// Attention_top
module Attention_top #(
    parameter INPUT_WIDTH = 8,
    parameter NUM_CODE_WIDTH = 5,
    parameter MATRIX_SIZE = 3,
    parameter ADDR_WIDTH = $clog2(MATRIX_SIZE**2<<2),
    parameter OUTPUT_WIDTH = $clog2(MATRIX_SIZE*(2**INPUT_WIDTH))-1
)(
    input clk,
    input reset_n,
    input start,
    input softmax_req,DATA_write_EN,
    input  [INPUT_WIDTH*MATRIX_SIZE-1:0] Q_INPUT,
    input [INPUT_WIDTH*MATRIX_SIZE-1:0] MATRIX_INPUT,
    output reg [MATRIX_SIZE*OUTPUT_WIDTH-1:0] Output_RESULT,
    input output_req
);
For scale: roughly 6500 cells after synthesis, roughly 81 I/O pins, ~58000 um^2 of cells after synthesis.
clock: 2.09 ns
lec_check: 0
abc_area: 1
cap_margin: 20
core_margin: 2
core_utilization: 72
cts_cluster_diameter: 230
cts_cluster_size: 37
hold_slack_margin: 0.29
place_density: 0.37
setup_slack_margin: 0.59
slew_margin: 20
run.sh (not shown) runs the stock make flow with config.mk's settings and CLKGATE_MAP_FILE=.
The first run aborted during global routing (5_1_grt).
Change:
ABC_AREA = not set   (was 1)
CTS_CLUSTER_DIAMETER = 381   (was 230)
CTS_CLUSTER_SIZE = not set   (was 37)
HOLD_SLACK_MARGIN = not set   (was 0.29)
PLACE_DENSITY = not set   (was 0.37)
SETUP_SLACK_MARGIN = -0.21   (was 0.59)
clock period = 2.73 ns   (was 2.09 ns; I/O delays follow)
Outcome: The changed run finished but fails on setup timing. Synthesized cell count decreases by about 20%. Die area is about the same. Area after synthesis is about the same.
Change:
ABC_AREA = 1   (was not set)
CTS_CLUSTER_DIAMETER = 384   (was 381)
CTS_CLUSTER_SIZE = 88   (was not set)
PLACE_DENSITY = 0.4   (was not set)
SETUP_SLACK_MARGIN = not set   (was -0.21)
clock period = 2.3 ns   (was 2.73 ns; I/O delays follow)
Result:
- The changed run stopped in global routing (5_1_grt), error GRT-0232
- synthesized cell count increases by a quarter to a third
- die size stays flat
- synthesized area is about the same
Change:
ABC_AREA = not set   (was 1)
CORE_UTILIZATION = 37   (was 72)
CTS_CLUSTER_DIAMETER = not set   (was 384)
CTS_CLUSTER_SIZE = not set   (was 88)
PLACE_DENSITY = not set   (was 0.4)
clock period = 4.14 ns   (was 2.3 ns; I/O delays follow)
Result: The new run went through all stages and came out clean. Die area rose by well over a third. Synthesized area stays flat. Synthesized cell count fell by about a fifth.
Change:
CORE_UTILIZATION = 40   (was 37)
Effect:
- The new run finished with timing, DRC and antenna clean
- setup slack degrades by 0.18 ns
- global-route usage goes up by 1.8 points
- critical path depth stays the same
- maximum frequency came out lower by a few percent


Starting RTL as in the previous note.
clock: 4.74 ns
lec_check: 0
abc_area: 1
cap_margin: 15
cell_pad_in_sites_detail_placement: 0
cell_pad_in_sites_global_placement: 0
core_margin: 2
core_utilization: 71
cts_cluster_size: 14
hold_slack_margin: 0.12
min_routing_layer: met1
place_density_lb_addon: 0.13
setup_slack_margin: -0.14
slew_margin: 20
tns_end_percent: 100
The first run ran to the end with no violations.
Rerun with:
- CORE_UTILIZATION: 71 -> 69
- CTS_CLUSTER_SIZE: 14 -> unset
- PLACE_DENSITY_LB_ADDON: 0.13 -> 0.3
- SETUP_SLACK_MARGIN: -0.14 -> 0.68
- TNS_END_PERCENT: 100 -> 5
- clock period: 4.74 -> 2.58 ns (I/O delays scaled with it)
=> With this change the flow died in global routing. Die size came out higher by 2.9%. Synthesized cell count does not change. Area after synthesis does not change.
Rerun with:
- ABC_AREA: 1 -> unset
- CAP_MARGIN: 15 -> 20
- CELL_PAD_IN_SITES_DETAIL_PLACEMENT: 0 -> unset
- CELL_PAD_IN_SITES_GLOBAL_PLACEMENT: 0 -> unset
- CORE_UTILIZATION: 69 -> 40
- HOLD_SLACK_MARGIN: 0.12 -> unset
- MIN_ROUTING_LAYER: met1 -> unset
- PLACE_DENSITY_LB_ADDON: 0.3 -> unset
- SETUP_SLACK_MARGIN: 0.68 -> unset
- TNS_END_PERCENT: 5 -> unset
- clock period: 2.58 -> 7.29 ns (I/O delays scaled with it)
Now the flow finished clean; synthesized area barely changes; synthesized cell count fell by 19%; die size came out higher by 71%.
Rerun with:
- CORE_UTILIZATION: 40 -> 65
- SETUP_SLACK_MARGIN: unset -> 0.87
- clock period: 7.29 -> 3.43 ns (I/O delays scaled with it)
After rerunning: Global-route usage is higher by 14 points. Core utilization is higher by 37 points. Critical path depth is unchanged. Via count is higher by about 14%. Count of clock-buffer cells in the layout is lower by 37.
Rerun with:
- ABC_AREA: unset -> 1
- CORE_UTILIZATION: 65 -> 62
- SETUP_SLACK_MARGIN: 0.87 -> unset
- clock period: 3.43 -> 2.3 ns (I/O delays scaled with it)
Effect: This time the run produced a layout that fails on setup timing. Die size rose by 5.0%. Clock power went up by 46%. Total power increases by 47%. Maximum frequency went up by 7.2%. Sequential power grows by 39%. Sequential cell count is unchanged. Final cell count goes up by 25%. Worst setup slack degrades by 910 ps. Cell area grows by 5.9%. Wire length is higher by 24%.
Rerun with:
- clock period: 2.3 -> 2.53 ns (I/O delays scaled with it)
What happened: The changed run ran to the end with violations: setup timing. Design area decreases by 4.8%. Sequential power decreases by 11%. Global-route usage decreases by 4.0 points.


Starting RTL as in the previous note.
clock: 2.81 ns
lec_check: 0
abc_area: 1
cap_margin: 20
cell_pad_in_sites_detail_placement: 2
cell_pad_in_sites_global_placement: 2
core_aspect_ratio: 0.91
core_margin: 6
core_utilization: 40
cts_cluster_diameter: 152
max_routing_layer: met5
min_routing_layer: met2
setup_slack_margin: 0.64
slew_margin: 5
tns_end_percent: 10
The starting point ran to the end with violations: negative setup slack.
Edit:
==> flow/config.mk (replaced) <==
export PLATFORM = sky130hd
export DESIGN_NAME = Attention_top
export DESIGN_NICKNAME = Attention_top
export VERILOG_FILES = /design/flow/design.v
export SDC_FILE = /design/flow/constraint.sdc
export NUM_CORES = 4
export LEC_CHECK = 0
export CAP_MARGIN = 20
export CORE_MARGIN = 2
export CORE_UTILIZATION = 66
export SLEW_MARGIN = 20
==> flow/constraint.sdc (replaced) <==
create_clock -name core_clock -period 3.43 [get_ports {clk}]
set_input_delay 0.6860 -clock core_clock [delete_from_list [all_inputs] [get_ports {clk}]]
set_output_delay 0.6860 -clock core_clock [all_outputs]
set_load 0.01 [all_outputs]
Effect:
- With this change the flow went through all stages and came out clean
- cell count drops by 27%
- final area drops by about 12%
- critical path depth drops by 4
- utilization climbs by 24 points
Edit:
--- a/flow/config.mk
+++ b/flow/config.mk
@@ -7,0 +8 @@
+export ABC_AREA = 1
@@ -10 +11,3 @@
-export CORE_UTILIZATION = 66
+export CORE_UTILIZATION = 70
+export CTS_CLUSTER_DIAMETER = 230
+export CTS_CLUSTER_SIZE = 37
==> flow/constraint.sdc (replaced) <==
create_clock -name core_clock -period 2.09 [get_ports {clk}]
set_input_delay 0.4180 -clock core_clock [delete_from_list [all_inputs] [get_ports {clk}]]
set_output_delay 0.4180 -clock core_clock [all_outputs]
set_load 0.01 [all_outputs]
This time the run stopped in 5_1_grt on GRT-0232.
Area after synthesis is about the same.
Die size shrinks by 5.4%.
Synthesized cell count increases by 24%.


Setup of v8:
Starting RTL as in the previous note.
==> flow/config.mk <==
export PLATFORM = sky130hd
export DESIGN_NAME = Attention_top
export DESIGN_NICKNAME = Attention_top
export VERILOG_FILES = /design/flow/design.v
export SDC_FILE = /design/flow/constraint.sdc
export NUM_CORES = 4
export LEC_CHECK = 0
export CAP_MARGIN = 20
export CELL_PAD_IN_SITES_DETAIL_PLACEMENT = 0
export CORE_ASPECT_RATIO = 1.51
export CORE_MARGIN = 2
export CORE_UTILIZATION = 54
export CTS_CLUSTER_SIZE = 61
export GPL_TIMING_DRIVEN = 0
export MAX_ROUTING_LAYER = met4
export SETUP_SLACK_MARGIN = 0.2
export SLEW_MARGIN = 20
==> flow/constraint.sdc <==
create_clock -name core_clock -period 3.47 [get_ports {clk}]
set_input_delay 0.6940 -clock core_clock [delete_from_list [all_inputs] [get_ports {clk}]]
set_output_delay 0.6940 -clock core_clock [all_outputs]
set_load 0.01 [all_outputs]
Completing all stages was not enough for v8: its layout failed the final checks because of setup timing.
Here is what was changed in the inputs of v47 compared with v8.
# v8
export LEC_CHECK = 0
export CAP_MARGIN = 20
export CELL_PAD_IN_SITES_DETAIL_PLACEMENT = 0
export CORE_ASPECT_RATIO = 1.51
export CORE_MARGIN = 2
export CORE_UTILIZATION = 54
export CTS_CLUSTER_SIZE = 61
export GPL_TIMING_DRIVEN = 0
export MAX_ROUTING_LAYER = met4
export SETUP_SLACK_MARGIN = 0.2
export SLEW_MARGIN = 20
create_clock -name core_clock -period 3.47 [get_ports {clk}]
# v47
export LEC_CHECK = 0
export CAP_MARGIN = 20
export CORE_MARGIN = 2
export CORE_UTILIZATION = 52
export SLEW_MARGIN = 20
create_clock -name core_clock -period 2.53 [get_ports {clk}]
--- outcome ---
The final report for v47 shows a completed flow and a layout that fails verification, specifically setup timing. Number of non-clock buffers in the layout, v47 and v8, higher one = v47. Density: v47 denser than v8. v47 vs v8: number of tapcells up. v47: worst setup slack is 0.54 ns lower than what v8 reported. Routed wire length is lower on v47. Changes observed in v47 relative to v8: share of the clock period used by the worst path went up 21 points, static leakage power has increased.
What v39 does differently from v47 at the input level:
# v47
export LEC_CHECK = 0
export CAP_MARGIN = 20
export CORE_MARGIN = 2
export CORE_UTILIZATION = 52
export SLEW_MARGIN = 20
create_clock -name core_clock -period 2.53 [get_ports {clk}]
# v39
export LEC_CHECK = 0
export ABC_AREA = 1
export CAP_MARGIN = 20
export CORE_ASPECT_RATIO = 1.39
export CORE_MARGIN = 2
export CORE_UTILIZATION = 72
export CTS_CLUSTER_DIAMETER = 397
export CTS_CLUSTER_SIZE = 98
export PLACE_DENSITY = 0.4
export SETUP_SLACK_MARGIN = 0.29
export SLEW_MARGIN = 20
create_clock -name core_clock -period 2.53 [get_ports {clk}]
==> results <==
v39 never completed; the flow aborted with a tool error in 5_1_grt. The synthesized cell count in v47 is 0.807 times that in v39. v39 vs. v47: post-detailed-placement half-perimeter wirelength rose about 13%, effective utilization at floorplan rose 20 points, simple-gate area share of the yosys netlist rose 5.8 points, post-CTS resize count rose 38%. Diff v47..v39 | fraction of the yosys area taken by sequential cells | negligible. Going from v47 to v39, the number of unique standard cell types used by synthesis was found to have gone down by about 30%. Compared v39 against v47; area of the synthesized netlist per yosys stat within noise.
Power is estimated from default activity; no workload was simulated.
